==> inputs of job 6190 <==
// LASER
module LASER (
    input CLK,
    input RST,
    input [3:0] X,
    input [3:0] Y,
    output reg [3:0] C1X,
    output reg [3:0] C1Y,
    output reg [3:0] C2X,
    output reg [3:0] C2Y,
    output reg DONE);
  parameter DATA_WIDTH      = 4;
  parameter VALID_POINT_NUM = 40;
  parameter VALID_POINT_NUM_BY_FOUR = 10;
  parameter ITER_NUM        = 4;
  parameter VALID_PTS_WIDTH       = 6;
  parameter RADIUS = 4;
  integer idx,depth;
  reg[6:0] currentState, nextState;
  localparam IDLE         = 7'b0000001;
  localparam RD_DATA      = 7'b0000010;
  localparam FIRST_TRY_C1 = 7'b0000100;
  localparam FIND_C2      = 7'b0001000;
  localparam FIND_C1      = 7'b0010000;
  localparam EVAL         = 7'b0100000;
  localparam FINISH         = 7'b1000000;
  wire state_IDLE         = currentState[0];
  wire state_RD_DATA      = currentState[1];
  wire state_FIRST_TRY_C1 = currentState[2];
  wire state_FIND_C2      = currentState[3];
  wire state_FIND_C1      = currentState[4];
  wire state_EVAL         = currentState[5];
  wire state_DONE         = currentState[6];
  reg[5:0] valid_pts_cnt;
  reg[DATA_WIDTH-1:0] row_ptr,col_ptr;
  reg[2:0] iters_cnt ;
  wire[1:0] rd_data_in_switch = valid_pts_cnt[1:0];
  reg[VALID_PTS_WIDTH-1:0] curr_valid_Num_acc_ff;
  reg[VALID_PTS_WIDTH-1:0] best_Num_ff;
  reg[DATA_WIDTH-1:0] bestC1X_ff,bestC1Y_ff,bestC2X_ff,bestC2Y_ff;
  reg[DATA_WIDTH-1:0] valid_pts_X_cir_buf[0:VALID_POINT_NUM_BY_FOUR-1][0:3];
  reg[DATA_WIDTH-1:0] valid_pts_Y_cir_buf[0:VALID_POINT_NUM_BY_FOUR-1][0:3];
  reg [VALID_PTS_WIDTH-1:0] det_inside_C1;
  reg [VALID_PTS_WIDTH-1:0] det_inside_C2;
  reg [VALID_PTS_WIDTH-1:0] curr_valid_Num_acc_wr;
  wire[3:0] pt_is_in;
  wire[DATA_WIDTH-1:0] current_validX1 = valid_pts_X_cir_buf[VALID_POINT_NUM_BY_FOUR-1][0];
  wire[DATA_WIDTH-1:0] current_validY1 = valid_pts_Y_cir_buf[VALID_POINT_NUM_BY_FOUR-1][0];
  wire[DATA_WIDTH-1:0] current_validX2 = valid_pts_X_cir_buf[VALID_POINT_NUM_BY_FOUR-1][1];
  ...
Settings: LEC_CHECK=0, CAP_MARGIN=20, CORE_MARGIN=2, CORE_UTILIZATION=71, CTS_CLUSTER_SIZE=47, PLACE_DENSITY_LB_ADDON=0.0, SETUP_SLACK_MARGIN=1.61, SLEW_MARGIN=5; clock period 5.7 ns.
run.sh (not shown) runs the stock make flow with config.mk's settings and CLKGATE_MAP_FILE=.
==> inputs of job 6784, as changes to job 6190 <==
- CORE_UTILIZATION: 71 -> 67
- CTS_CLUSTER_SIZE: 47 -> 18
- PLACE_DENSITY_LB_ADDON: 0.0 -> not set
- SETUP_SLACK_MARGIN: 1.61 -> -0.25
- SLEW_MARGIN: 5 -> 20
==> flow/constraint.sdc (replaced) <==
create_clock -name core_clock -period 3.51 [get_ports {CLK}]
set_input_delay 0.7020 -clock core_clock [delete_from_list [all_inputs] [get_ports {CLK}]]
set_output_delay 0.7020 -clock core_clock [all_outputs]
set_load 0.01 [all_outputs]
==> inputs of job 1701, as changes to job 6190 <==
- ABC_AREA: not set -> 1
- CELL_PAD_IN_SITES_GLOBAL_PLACEMENT: not set -> 3
- CORE_ASPECT_RATIO: not set -> 1.42
- CORE_MARGIN: 2 -> 9
- CORE_UTILIZATION: 71 -> 40
- CTS_CLUSTER_SIZE: 47 -> 62
- GPL_ROUTABILITY_DRIVEN: not set -> 0
- GPL_TIMING_DRIVEN: not set -> 1
- MAX_ROUTING_LAYER: not set -> met5
- PLACE_DENSITY: not set -> 0.53
- PLACE_DENSITY_LB_ADDON: 0.0 -> not set
- SETUP_SLACK_MARGIN: 1.61 -> -0.06
- SLEW_MARGIN: 5 -> 20
==> flow/constraint.sdc (replaced) <==
create_clock -name core_clock -period 10.0 [get_ports {CLK}]
set_input_delay 2.0000 -clock core_clock [delete_from_list [all_inputs] [get_ports {CLK}]]
set_output_delay 2.0000 -clock core_clock [all_outputs]
set_load 0.01 [all_outputs]
==> reports/summary.txt <==
run status: complete, but fails checks
layout violations: negative setup slack
setup slack, reg-to-reg: -2.93 ns
Internal: 15.10 mW
final setup vio count: 28
logic area: 7123 sq um
Initial Utilization: 68.24%
Non-Filler Instances: 2099
pin count of the biggest net entering global routing: 94
setup ws final: -2.928 ns
Top logic family: adder cells
Worst path depth: 35
The numbers above come from job 6784.

==> reports/summary.txt <==
setup slack, reg-to-reg: -1.62 ns
run status: complete, but fails checks
layout violations: negative setup slack
pin count of the biggest net entering global routing: 153
final setup vio count: 24
setup ws final: -1.624 ns
The numbers above come from job 6190.

==> reports/summary.txt <==
setup ws final: 3.134 ns
pin count of the biggest net entering global routing: 149
final setup vio count: 0
Internal: 4.054 mW
Worst path depth: 33
Top logic family: simple AND/OR/NAND/NOR gates
setup slack, reg-to-reg: 3.13 ns
logic area: 6188 sq um
Initial Utilization: 40.71%
Non-Filler Instances: 2458
run status: timing/DRC/antenna clean
The numbers above come from job 1701.


---

==> run Z: inputs <==
LASER again, from the RTL that the note above started with.
// LASER
module LASER (
    input CLK,
    input RST,
    input [3:0] X,
    input [3:0] Y,
    output reg [3:0] C1X,
    output reg [3:0] C1Y,
    output reg [3:0] C2X,
    output reg [3:0] C2Y,
    output reg DONE);
  parameter DATA_WIDTH      = 4;
  parameter VALID_POINT_NUM = 40;
  parameter VALID_POINT_NUM_BY_FOUR = 10;
  parameter ITER_NUM        = 4;
  parameter VALID_PTS_WIDTH       = 6;
  parameter RADIUS = 4;
  integer idx,depth;
  reg[6:0] currentState, nextState;
  localparam IDLE         = 7'b0000001;
  localparam RD_DATA      = 7'b0000010;
  localparam FIRST_TRY_C1 = 7'b0000100;
  localparam FIND_C2      = 7'b0001000;
  localparam FIND_C1      = 7'b0010000;
  localparam EVAL         = 7'b0100000;
  localparam FINISH         = 7'b1000000;
  wire state_IDLE         = currentState[0];
  wire state_RD_DATA      = currentState[1];
  wire state_FIRST_TRY_C1 = currentState[2];
  wire state_FIND_C2      = currentState[3];
  wire state_FIND_C1      = currentState[4];
  wire state_EVAL         = currentState[5];
  wire state_DONE         = currentState[6];
  reg[5:0] valid_pts_cnt;
  reg[DATA_WIDTH-1:0] row_ptr,col_ptr;
  reg[2:0] iters_cnt ;
  wire[1:0] rd_data_in_switch = valid_pts_cnt[1:0];
  ...
export LEC_CHECK = 0
export ABC_AREA = 1
export CAP_MARGIN = 20
export CORE_MARGIN = 2
export CORE_UTILIZATION = 70
export PLACE_DENSITY_LB_ADDON = 0.13
export SETUP_SLACK_MARGIN = -0.18
export SLEW_MARGIN = 20
create_clock -name core_clock -period 5.4 [get_ports {CLK}]
==> inputs of run F, as changes to run Z <==
==> flow/config.mk (replaced) <==
export PLATFORM = sky130hd
export DESIGN_NAME = LASER
export DESIGN_NICKNAME = LASER
export VERILOG_FILES = /design/flow/design.v
export SDC_FILE = /design/flow/constraint.sdc
export NUM_CORES = 4
export LEC_CHECK = 0
export CAP_MARGIN = 20
export CORE_MARGIN = 2
export CORE_UTILIZATION = 71
export CTS_CLUSTER_SIZE = 49
export PLACE_DENSITY_LB_ADDON = 0.0
export SETUP_SLACK_MARGIN = 1.19
export SLEW_MARGIN = 20
==> flow/constraint.sdc (replaced) <==
create_clock -name core_clock -period 4.53 [get_ports {CLK}]
set_input_delay 0.9060 -clock core_clock [delete_from_list [all_inputs] [get_ports {CLK}]]
set_output_delay 0.9060 -clock core_clock [all_outputs]
set_load 0.01 [all_outputs]
==> results.py <==
# Auto-generated metrics
metrics = {
    "power_and_ir_drop": {
        "power.density_nw_per_um2": 607.7,
    },
    "logic_synthesis": {
        "simple_gate_share": 0.2000,
        "ys_sh_mux": 0,
    },
    "sta": {
        "setup_viol": 22,
        "worst_slack_ns": -0.5126,
    },
    "place": {
        "gp_congestion": 0.9528,
    },
    "run_status": {
        "outcome": "complete, but fails checks",
        "so.violations": "negative setup slack",
    },
    "worst_hold_path": {
        "min_to": "valid_pts_X_cir_buf[9][3]",
    },
    "setup_path": {
        "cp.required_ns": 5.78,
    },
    "final_layout": {
        "nonClkBufAreaFrac": 0.08560,
        "multi_input_comb_cells": 1145,
    },
    "routing": {
        "wl_per_cell_um": 22.61,
    },
}
That was run Z.
==> results.py <==
# Auto-generated metrics
metrics = {
    "logic_synthesis": {
        "ys_sh_mux": 0.03434,
        "synth_flop_count": 389,
        "compound_area_frac": 0.08992,
        "synthDistinctLibCells": 78,
        "simple_gate_share": 0.08528,
    },
    "run_status": {
        "firstError": "[ERROR GRT-0232] Routing congestion too high. Check the congestion heatmap in the GUI.",
        "haltStage": "5_1_grt",
        "outcome": "aborted with a tool error",
    },
    "global_routing": {
        "use_met3": 0.5975,
    },
    "die": {
        "die_h_um": 162.3,
        "core_area_um2": 24460,
        "fp_util": 0.7269,
    },
    "place": {
        "dp_slack_ns": -1.923,
        "postPlaceCellArea_um2": 20760,
    },
}
That was run F.

---

==> yarrow <==
==> flow/design.v <==
module LASER (
    input CLK,
    input RST,
    input [3:0] X,
    input [3:0] Y,
    output reg [3:0] C1X,
    output reg [3:0] C1Y,
    output reg [3:0] C2X,
    output reg [3:0] C2Y,
    output reg DONE);
  parameter DATA_WIDTH      = 4;
  parameter VALID_POINT_NUM = 40;
  parameter VALID_POINT_NUM_BY_FOUR = 10;
  parameter ITER_NUM        = 4;
  parameter VALID_PTS_WIDTH       = 6;
  parameter RADIUS = 4;
  integer idx,depth;
  reg[6:0] currentState, nextState;
  localparam IDLE         = 7'b0000001;
  localparam RD_DATA      = 7'b0000010;
  localparam FIRST_TRY_C1 = 7'b0000100;
  localparam FIND_C2      = 7'b0001000;
  localparam FIND_C1      = 7'b0010000;
  localparam EVAL         = 7'b0100000;
  localparam FINISH         = 7'b1000000;
  wire state_IDLE         = currentState[0];
  wire state_RD_DATA      = currentState[1];
  wire state_FIRST_TRY_C1 = currentState[2];
  wire state_FIND_C2      = currentState[3];
  wire state_FIND_C1      = currentState[4];
  wire state_EVAL         = currentState[5];
  wire state_DONE         = currentState[6];
  reg[5:0] valid_pts_cnt;
  reg[DATA_WIDTH-1:0] row_ptr,col_ptr;
  reg[2:0] iters_cnt ;
  wire[1:0] rd_data_in_switch = valid_pts_cnt[1:0];
  reg[VALID_PTS_WIDTH-1:0] curr_valid_Num_acc_ff;
  reg[VALID_PTS_WIDTH-1:0] best_Num_ff;
  reg[DATA_WIDTH-1:0] bestC1X_ff,bestC1Y_ff,bestC2X_ff,bestC2Y_ff;
  reg[DATA_WIDTH-1:0] valid_pts_X_cir_buf[0:VALID_POINT_NUM_BY_FOUR-1][0:3];
  reg[DATA_WIDTH-1:0] valid_pts_Y_cir_buf[0:VALID_POINT_NUM_BY_FOUR-1][0:3];
  reg [VALID_PTS_WIDTH-1:0] det_inside_C1;
  reg [VALID_PTS_WIDTH-1:0] det_inside_C2;
  reg [VALID_PTS_WIDTH-1:0] curr_valid_Num_acc_wr;
  wire[3:0] pt_is_in;
  wire[DATA_WIDTH-1:0] current_validX1 = valid_pts_X_cir_buf[VALID_POINT_NUM_BY_FOUR-1][0];
  wire[DATA_WIDTH-1:0] current_validY1 = valid_pts_Y_cir_buf[VALID_POINT_NUM_BY_FOUR-1][0];
  wire[DATA_WIDTH-1:0] current_validX2 = valid_pts_X_cir_buf[VALID_POINT_NUM_BY_FOUR-1][1];
  wire[DATA_WIDTH-1:0] current_validY2 = valid_pts_Y_cir_buf[VALID_POINT_NUM_BY_FOUR-1][1];
  wire[DATA_WIDTH-1:0] current_validX3 = valid_pts_X_cir_buf[VALID_POINT_NUM_BY_FOUR-1][2];
  wire[DATA_WIDTH-1:0] current_validY3 = valid_pts_Y_cir_buf[VALID_POINT_NUM_BY_FOUR-1][2];
  wire[DATA_WIDTH-1:0] current_validX4 = valid_pts_X_cir_buf[VALID_POINT_NUM_BY_FOUR-1][3];
  wire[DATA_WIDTH-1:0] current_validY4 = valid_pts_Y_cir_buf[VALID_POINT_NUM_BY_FOUR-1][3];
  wire rd_data_done_f        = valid_pts_cnt == (VALID_POINT_NUM-1) && state_RD_DATA;
  wire valid_pts_traversed_f = valid_pts_cnt == (VALID_POINT_NUM_BY_FOUR-1) &&
       (state_FIND_C1 || state_FIND_C2 || state_FIRST_TRY_C1) ;
  wire first_try_done_f      = row_ptr == 15 && col_ptr == 15
       && state_FIRST_TRY_C1 && valid_pts_traversed_f;
  wire find_C2_done_f      = row_ptr == 15 && col_ptr == 15 && state_FIND_C2;
  wire find_C1_done_f      = row_ptr == 15 && col_ptr == 15 && state_FIND_C1;
  wire value_converged_f   = curr_valid_Num_acc_ff == best_Num_ff && state_EVAL;
  wire iters_done_f        = iters_cnt == ITER_NUM-1;
  always @(posedge CLK)
  begin
    if(RST)
    begin
      currentState <= RD_DATA;
    end
    else
    begin
      currentState <= nextState;
    end
  end
  always @(*)
  begin
    case (currentState)
      IDLE    :
      begin
        nextState            = RD_DATA;
      end
      RD_DATA :
      begin
        nextState            = rd_data_done_f   ? FIRST_TRY_C1 : RD_DATA;
      end
      FIRST_TRY_C1 :
      begin
        nextState            = first_try_done_f ? FIND_C2 : FIRST_TRY_C1;
      end
      FIND_C2 :
      begin
        nextState            = find_C2_done_f ? FIND_C1 : FIND_C2;
      end
      FIND_C1 :
      begin
        nextState            =  find_C1_done_f ? EVAL : FIND_C1;
      end
      EVAL    :
      begin
        nextState            = (iters_done_f || value_converged_f) ? FINISH:FIND_C2;
      end
      FINISH    :
      begin
        nextState            = IDLE;
      end
      default :
      begin
        nextState            = IDLE;
      end
    endcase
  end
  always @(posedge CLK)
  begin
    if(RST)
    begin
      row_ptr <= 0;
      col_ptr <= 0;
    end
    else if(state_IDLE || currentState != nextState)
    begin
      row_ptr <= 0;
      col_ptr <= 0;
    end
    else
    begin
      if(first_try_done_f || find_C1_done_f || find_C2_done_f)
      begin
        row_ptr  <= 0;
        col_ptr  <= 0;
      end
      else
      begin
        row_ptr  <= (col_ptr == 15) && valid_pts_traversed_f ?
                 row_ptr+1 : row_ptr ;
        col_ptr  <= valid_pts_traversed_f ?
                 ((col_ptr==15) ? 0 :col_ptr+1) : col_ptr;
      end
    end
  end
  always @(posedge CLK)
  begin
    if(RST)
    begin
      valid_pts_cnt <= 0;
    end
    else if(state_IDLE || currentState != nextState || valid_pts_traversed_f)
    begin
      valid_pts_cnt <= 0;
    end
    else if(state_RD_DATA)
    begin
      valid_pts_cnt <= valid_pts_cnt + 1;
    end
    else if(state_FIND_C1 || state_FIND_C2 || state_FIRST_TRY_C1)
    begin
      valid_pts_cnt <= valid_pts_cnt + 1;
    end
    else
    begin
      valid_pts_cnt <= valid_pts_cnt;
    end
  end
  always @(posedge CLK)
  begin
    if(RST)
    begin
      iters_cnt <= 0;
    end
    else if(state_IDLE)
    begin
      iters_cnt <= 0;
    end
    else if(find_C1_done_f)
    begin
      iters_cnt <= iters_cnt + 1;
    end
    else
    begin
      ;
    end
  end
  always @(posedge CLK)
  begin
    if(state_RD_DATA)
    begin
      for ( depth = 0 ; depth < 4 ; depth = depth + 1)
        for(idx = 1 ; idx < VALID_POINT_NUM_BY_FOUR ; idx = idx+1)
        begin
          if(rd_data_in_switch==2'b00)
          begin
            valid_pts_X_cir_buf[idx][depth] <= valid_pts_X_cir_buf[idx-1][depth];
            valid_pts_Y_cir_buf[idx][depth] <= valid_pts_Y_cir_buf[idx-1][depth];
          end
        end
      case(rd_data_in_switch)
        2'b00:
        begin
          valid_pts_X_cir_buf[0][0] <= X;
          valid_pts_Y_cir_buf[0][0] <= Y;
        end
        2'b01:
        begin
          valid_pts_X_cir_buf[0][1] <= X;
          valid_pts_Y_cir_buf[0][1] <= Y;
        end
        2'b10:
        begin
          valid_pts_X_cir_buf[0][2] <= X;
          valid_pts_Y_cir_buf[0][2] <= Y;
        end
        2'b11:
        begin
          valid_pts_X_cir_buf[0][3] <= X;
          valid_pts_Y_cir_buf[0][3] <= Y;
        end
        default:
        begin
          valid_pts_X_cir_buf[0][0] <= 0;
          valid_pts_Y_cir_buf[0][0] <= 0;
        end
      endcase
    end
    else if((state_FIND_C1 || state_FIRST_TRY_C1 || state_FIND_C2))
    begin
      for(depth = 0 ;depth < 4 ; depth= depth + 1)
        for(idx = 1 ; idx < VALID_POINT_NUM_BY_FOUR ; idx = idx+1)
        begin
          valid_pts_X_cir_buf[idx][depth] <= valid_pts_X_cir_buf[idx-1][depth];
          valid_pts_Y_cir_buf[idx][depth] <= valid_pts_Y_cir_buf[idx-1][depth];
          valid_pts_X_cir_buf[0][depth] <= valid_pts_X_cir_buf[VALID_POINT_NUM_BY_FOUR-1][depth];
          valid_pts_Y_cir_buf[0][depth] <= valid_pts_Y_cir_buf[VALID_POINT_NUM_BY_FOUR-1][depth];
        end
    end
    else
    begin
      ;
    end
  end
  always @(posedge CLK)
  begin
    if(RST)
    begin
      bestC1X_ff <= 0;
      bestC1Y_ff <= 0;
      bestC2X_ff <= 0;
      bestC2Y_ff <= 0;
      best_Num_ff <= 0;
    end
    else if(state_IDLE)
    begin
      bestC1X_ff <= 0;
      bestC1Y_ff <= 0;
      bestC2X_ff <= 0;
      bestC2Y_ff <= 0;
      best_Num_ff <= 0;
    end
    else if(state_FIRST_TRY_C1 || state_FIND_C1)
    begin
      if(curr_valid_Num_acc_wr >= best_Num_ff)
      begin
        bestC1X_ff <= col_ptr;
        bestC1Y_ff <= row_ptr;
        best_Num_ff <= curr_valid_Num_acc_wr;
      end
      else
      begin
        ;
      end
    end
    else if(state_FIND_C2)
    begin
      if(curr_valid_Num_acc_wr >= best_Num_ff)
      begin
        bestC2X_ff <= col_ptr;
        bestC2Y_ff <= row_ptr;
        best_Num_ff <= curr_valid_Num_acc_wr;
      end
      else
      begin
        ;
      end
    end
    else
    begin
      bestC1X_ff <= bestC1X_ff;
      bestC1Y_ff <= bestC1Y_ff;
      bestC2X_ff <= bestC2X_ff;
      bestC2Y_ff <= bestC2Y_ff;
      best_Num_ff <= best_Num_ff;
    end
  end
  always @(posedge CLK)
  begin
    if(RST)
    begin
      C1X <= 0;
      C1Y <= 0;
      C2X <= 0;
      C2Y <= 0;
      DONE <= 0;
    end
    else if(state_IDLE)
    begin
      C1X <= 0;
      C1Y <= 0;
      C2X <= 0;
      C2Y <= 0;
      DONE <= 0;
    end
    else if(state_DONE)
    begin
      C1X <= bestC1X_ff;
      C1Y <= bestC1Y_ff;
      C2X <= bestC2X_ff;
      C2Y <= bestC2Y_ff;
      DONE <= 1;
    end
    else
    begin
      ;
    end
  end
  reg[DATA_WIDTH-1:0] C1_Xin;
  reg[DATA_WIDTH-1:0] C1_Yin;
  wire[DATA_WIDTH-1:0] C1_Xin_feed = C1_Xin;
  wire[DATA_WIDTH-1:0] C1_Yin_feed = C1_Yin;
  reg[DATA_WIDTH-1:0] C2_Xin;
  reg[DATA_WIDTH-1:0] C2_Yin;
  wire[DATA_WIDTH-1:0] C2_Xin_feed = C2_Xin;
  wire[DATA_WIDTH-1:0] C2_Yin_feed = C2_Yin;
  always @(*)
  begin:DET_IN_INPUTS
    if(state_FIRST_TRY_C1)
    begin
      C1_Xin = col_ptr;
      C1_Yin = row_ptr;
      C2_Xin = col_ptr;
      C2_Yin = row_ptr;
    end
    else if(state_FIND_C1)
    begin
      C1_Xin = col_ptr;
      C1_Yin = row_ptr;
      C2_Xin = bestC2X_ff;
      C2_Yin = bestC2Y_ff;
    end
    else if(state_FIND_C2)
    begin
      C1_Xin = bestC1X_ff;
      C1_Yin = bestC1Y_ff;
      C2_Xin = col_ptr;
      C2_Yin = row_ptr;
    end
    else
    begin
      C1_Xin = 0;
      C1_Yin = 0;
      C2_Xin = 0;
      C2_Yin = 0;
    end
  end
  always @(posedge CLK )
  begin
    if(RST)
    begin
      curr_valid_Num_acc_ff <= 0;
    end
    else if(state_IDLE || valid_pts_traversed_f||currentState!=nextState)
    begin
      curr_valid_Num_acc_ff <= 0;
    end
    else if(state_FIND_C1 || state_FIND_C2 || state_FIRST_TRY_C1)
    begin
      curr_valid_Num_acc_ff <= curr_valid_Num_acc_wr;
    end
    else
    begin
      curr_valid_Num_acc_ff <= curr_valid_Num_acc_ff;
    end
  end
  always @(*)
  begin
    curr_valid_Num_acc_wr = (pt_is_in[0] + pt_is_in[1]) + (pt_is_in[2] +pt_is_in[3])
                          + curr_valid_Num_acc_ff;
  end
  det_inside
    #(
      .RADIUS (RADIUS )
    )
    u_det_inside0(
      .circle1X (C1_Xin_feed ),
      .circle1Y (C1_Yin_feed ),
      .circle2X (C2_Xin_feed ),
      .circle2Y (C2_Yin_feed ),
      .validX   (current_validX1),
      .validY   (current_validY1),
      .pt_is_in (pt_is_in[0] )
    );
  det_inside
    #(
      .RADIUS (RADIUS )
    )
    u_det_inside1(
      .circle1X (C1_Xin_feed ),
      .circle1Y (C1_Yin_feed ),
      .circle2X (C2_Xin_feed ),
      .circle2Y (C2_Yin_feed ),
      .validX   (current_validX2),
      .validY   (current_validY2),
      .pt_is_in (pt_is_in[1] )
    );
  det_inside
    #(
      .RADIUS (RADIUS )
    )
    u_det_inside2(
      .circle1X (C1_Xin_feed ),
      .circle1Y (C1_Yin_feed ),
      .circle2X (C2_Xin_feed ),
      .circle2Y (C2_Yin_feed ),
      .validX   (current_validX3   ),
      .validY   (current_validY3  ),
      .pt_is_in (pt_is_in[2] )
    );
  det_inside
    #(
      .RADIUS (RADIUS )
    )
    u_det_inside3(
      .circle1X (C1_Xin_feed ),
      .circle1Y (C1_Yin_feed ),
      .circle2X (C2_Xin_feed ),
      .circle2Y (C2_Yin_feed ),
      .validX   (current_validX4   ),
      .validY   (current_validY4   ),
      .pt_is_in (pt_is_in[3] )
    );
endmodule
module det_inside(input[3:0] circle1X,
                    input[3:0] circle1Y,
                    input[3:0] circle2X,
                    input[3:0] circle2Y,
                    input[3:0] validX,
                    input[3:0] validY,
                    output pt_is_in);
  parameter RADIUS = 4;
  reg det_inside_C1,det_inside_C2;
  wire signed[4:0] dispC1X = validX - circle1X;
  reg[3:0] absDispC1X;
  wire signed[4:0] dispC1Y = validY - circle1Y;
  reg[3:0] absDispC1Y;
  wire signed[4:0] dispC2X = validX - circle2X;
  reg[3:0] absDispC2X;
  wire signed[4:0] dispC2Y = validY - circle2Y;
  reg[3:0] absDispC2Y;
  always @(*)
  begin: absoulute
    if(dispC1X > 0)
    begin
      absDispC1X = dispC1X;
    end
    else
    begin
      absDispC1X = ~dispC1X+1;
    end
    if(dispC1Y > 0)
    begin
      absDispC1Y = dispC1Y;
    end
    else
    begin
      absDispC1Y = ~dispC1Y+1;
    end
    if(dispC2X > 0)
    begin
      absDispC2X = dispC2X;
    end
    else
    begin
      absDispC2X = ~dispC2X+1;
    end
    if(dispC2Y > 0)
    begin
      absDispC2Y = dispC2Y;
    end
    else
    begin
      absDispC2Y = ~dispC2Y+1;
    end
  end
  always@(*)
  begin: DET_INSIDE
    det_inside_C1 = ((absDispC1X == RADIUS) && (absDispC1Y == 0))
                  || ((absDispC1X == 0) && (absDispC1Y == RADIUS))
                  || (((absDispC1X <= RADIUS - 1) && (absDispC1Y <= RADIUS - 1))
                      && ~((absDispC1X == RADIUS - 1) && (absDispC1Y == RADIUS - 1)));
    det_inside_C2 = ((absDispC2X == RADIUS) && (absDispC2Y == 0))
                  || ((absDispC2X == 0) && (absDispC2Y == RADIUS))
                  || (((absDispC2X <= RADIUS - 1) && (absDispC2Y <= RADIUS - 1))
                      && ~((absDispC2X == RADIUS - 1) && (absDispC2Y == RADIUS - 1)));
  end
  assign pt_is_in = det_inside_C1 || det_inside_C2;
endmodule
==> flow/run.sh <==
#!/bin/bash
# the make line also repeats each setting of config.mk as NAME=value (left out here)
make -C /OpenROAD-flow-scripts/flow DESIGN_CONFIG=/design/flow/config.mk WORK_HOME=/design/flow/orfs CLKGATE_MAP_FILE= finish
==> flow/config.mk <==
export PLATFORM = sky130hd
export DESIGN_NAME = LASER
export DESIGN_NICKNAME = LASER
export VERILOG_FILES = /design/flow/design.v
export SDC_FILE = /design/flow/constraint.sdc
export NUM_CORES = 4
export LEC_CHECK = 0
export ABC_AREA = 0
export CAP_MARGIN = 20
export CORE_MARGIN = 2
export CORE_UTILIZATION = 67
export CTS_CLUSTER_SIZE = 15
export SETUP_SLACK_MARGIN = 1.03
export SLEW_MARGIN = 20
==> flow/constraint.sdc <==
create_clock -name core_clock -period 3.51 [get_ports {CLK}]
set_input_delay 0.7020 -clock core_clock [delete_from_list [all_inputs] [get_ports {CLK}]]
set_output_delay 0.7020 -clock core_clock [all_outputs]
set_load 0.01 [all_outputs]
==> inputs of ember, as changes to yarrow <==
- ABC_AREA: 0 -> unset
- CORE_UTILIZATION: 67 -> 40
- CTS_CLUSTER_SIZE: 15 -> unset
- GPL_ROUTABILITY_DRIVEN: unset -> 0
- GPL_TIMING_DRIVEN: unset -> 0
- SETUP_SLACK_MARGIN: 1.03 -> -0.06
==> flow/constraint.sdc (replaced) <==
create_clock -name core_clock -period 6.5 [get_ports {CLK}]
set_input_delay 1.3000 -clock core_clock [delete_from_list [all_inputs] [get_ports {CLK}]]
set_output_delay 1.3000 -clock core_clock [all_outputs]
set_load 0.01 [all_outputs]
==> inputs of xenon, as changes to yarrow <==
- ABC_AREA: 0 -> 1
- CELL_PAD_IN_SITES_GLOBAL_PLACEMENT: unset -> 3
- CORE_ASPECT_RATIO: unset -> 1.42
- CORE_MARGIN: 2 -> 6
- CORE_UTILIZATION: 67 -> 63
- CTS_CLUSTER_SIZE: 15 -> 91
- GPL_ROUTABILITY_DRIVEN: unset -> 0
- GPL_TIMING_DRIVEN: unset -> 1
- HOLD_SLACK_MARGIN: unset -> -0.09
- MAX_ROUTING_LAYER: unset -> met4
- PLACE_DENSITY: unset -> 0.53
- SETUP_SLACK_MARGIN: 1.03 -> -0.06
- SLEW_MARGIN: 20 -> 30
==> flow/constraint.sdc (replaced) <==
create_clock -name core_clock -period 10.0 [get_ports {CLK}]
set_input_delay 2.0000 -clock core_clock [delete_from_list [all_inputs] [get_ports {CLK}]]
set_output_delay 2.0000 -clock core_clock [all_outputs]
set_load 0.01 [all_outputs]
==> inputs of raven, as changes to yarrow <==
- ABC_AREA: 0 -> 1
- CORE_UTILIZATION: 67 -> 72
- CTS_CLUSTER_SIZE: 15 -> unset
- SETUP_SLACK_MARGIN: 1.03 -> unset
==> flow/constraint.sdc (replaced) <==
create_clock -name core_clock -period 7.55 [get_ports {CLK}]
set_input_delay 1.5100 -clock core_clock [delete_from_list [all_inputs] [get_ports {CLK}]]
set_output_delay 1.5100 -clock core_clock [all_outputs]
set_load 0.01 [all_outputs]
==> comparison table <==
| item | ember | raven | xenon | yarrow |
|---|---|---|---|---|
| Post-route non-filler standard cell count | 2124 | 2235 | - | 2108 |
| Via count of the first global-routing pass | 10473 | 13199 | - | 13714 |
| AO/OA Area Share | 0.0899 | 0.0508 | 0.0508 | 0.0899 |
| Top class by area | sequential cells | sequential cells | - | sequential cells |
| Status | finished with violations | finished clean | aborted with a tool error | finished with violations |
| Last stage reached | - | - | 3_1_place_gp_skip_io | - |
| Layout check failures | setup timing | - | - | setup timing |
| Final hold violation count | 0 | 0 | - | 0 |
| Cell depth of the worst flop-to-flop path | 30 | 33 | - | 31 |
| Setup repair after global routing missed its margin | true | false | - | true |
| Count of boundary I/O pins | 27 | 27 | - | 27 |
| Aggregate negative setup slack | -126 ps | 0 ps | - | -72690 ps |
| Sequential cell fraction of total power | 0.444 | 0.426 | - | 0.377 |
| CTS tree | done | done | - | done |
| Crit-path most repeated cell | - | nand2_1 | - | ha_1 |
| Sequential portion of the cell area | 0.518 | 0.542 | - | 0.475 |
| Yosys Chip Area | 0.0178 sq mm | 0.0182 sq mm | 0.0182 sq mm | 0.0178 sq mm |
| Total cell area at the placement stage | 0.0189 sq mm | 0.0189 sq mm | - | 0.0209 sq mm |
| Worst hold-check slack | 415 ps | 412 ps | - | 417 ps |
| Placer's final routability congestion estimate | - | 0.933 | - | 0.965 |
| FF-to-FF setup slack | -20 ps | 450 ps | - | -2890 ps |
| HPWL Detailed | 25900 um | 30000 um | - | 32300 um |
Power and IR drop assume default switching activity.
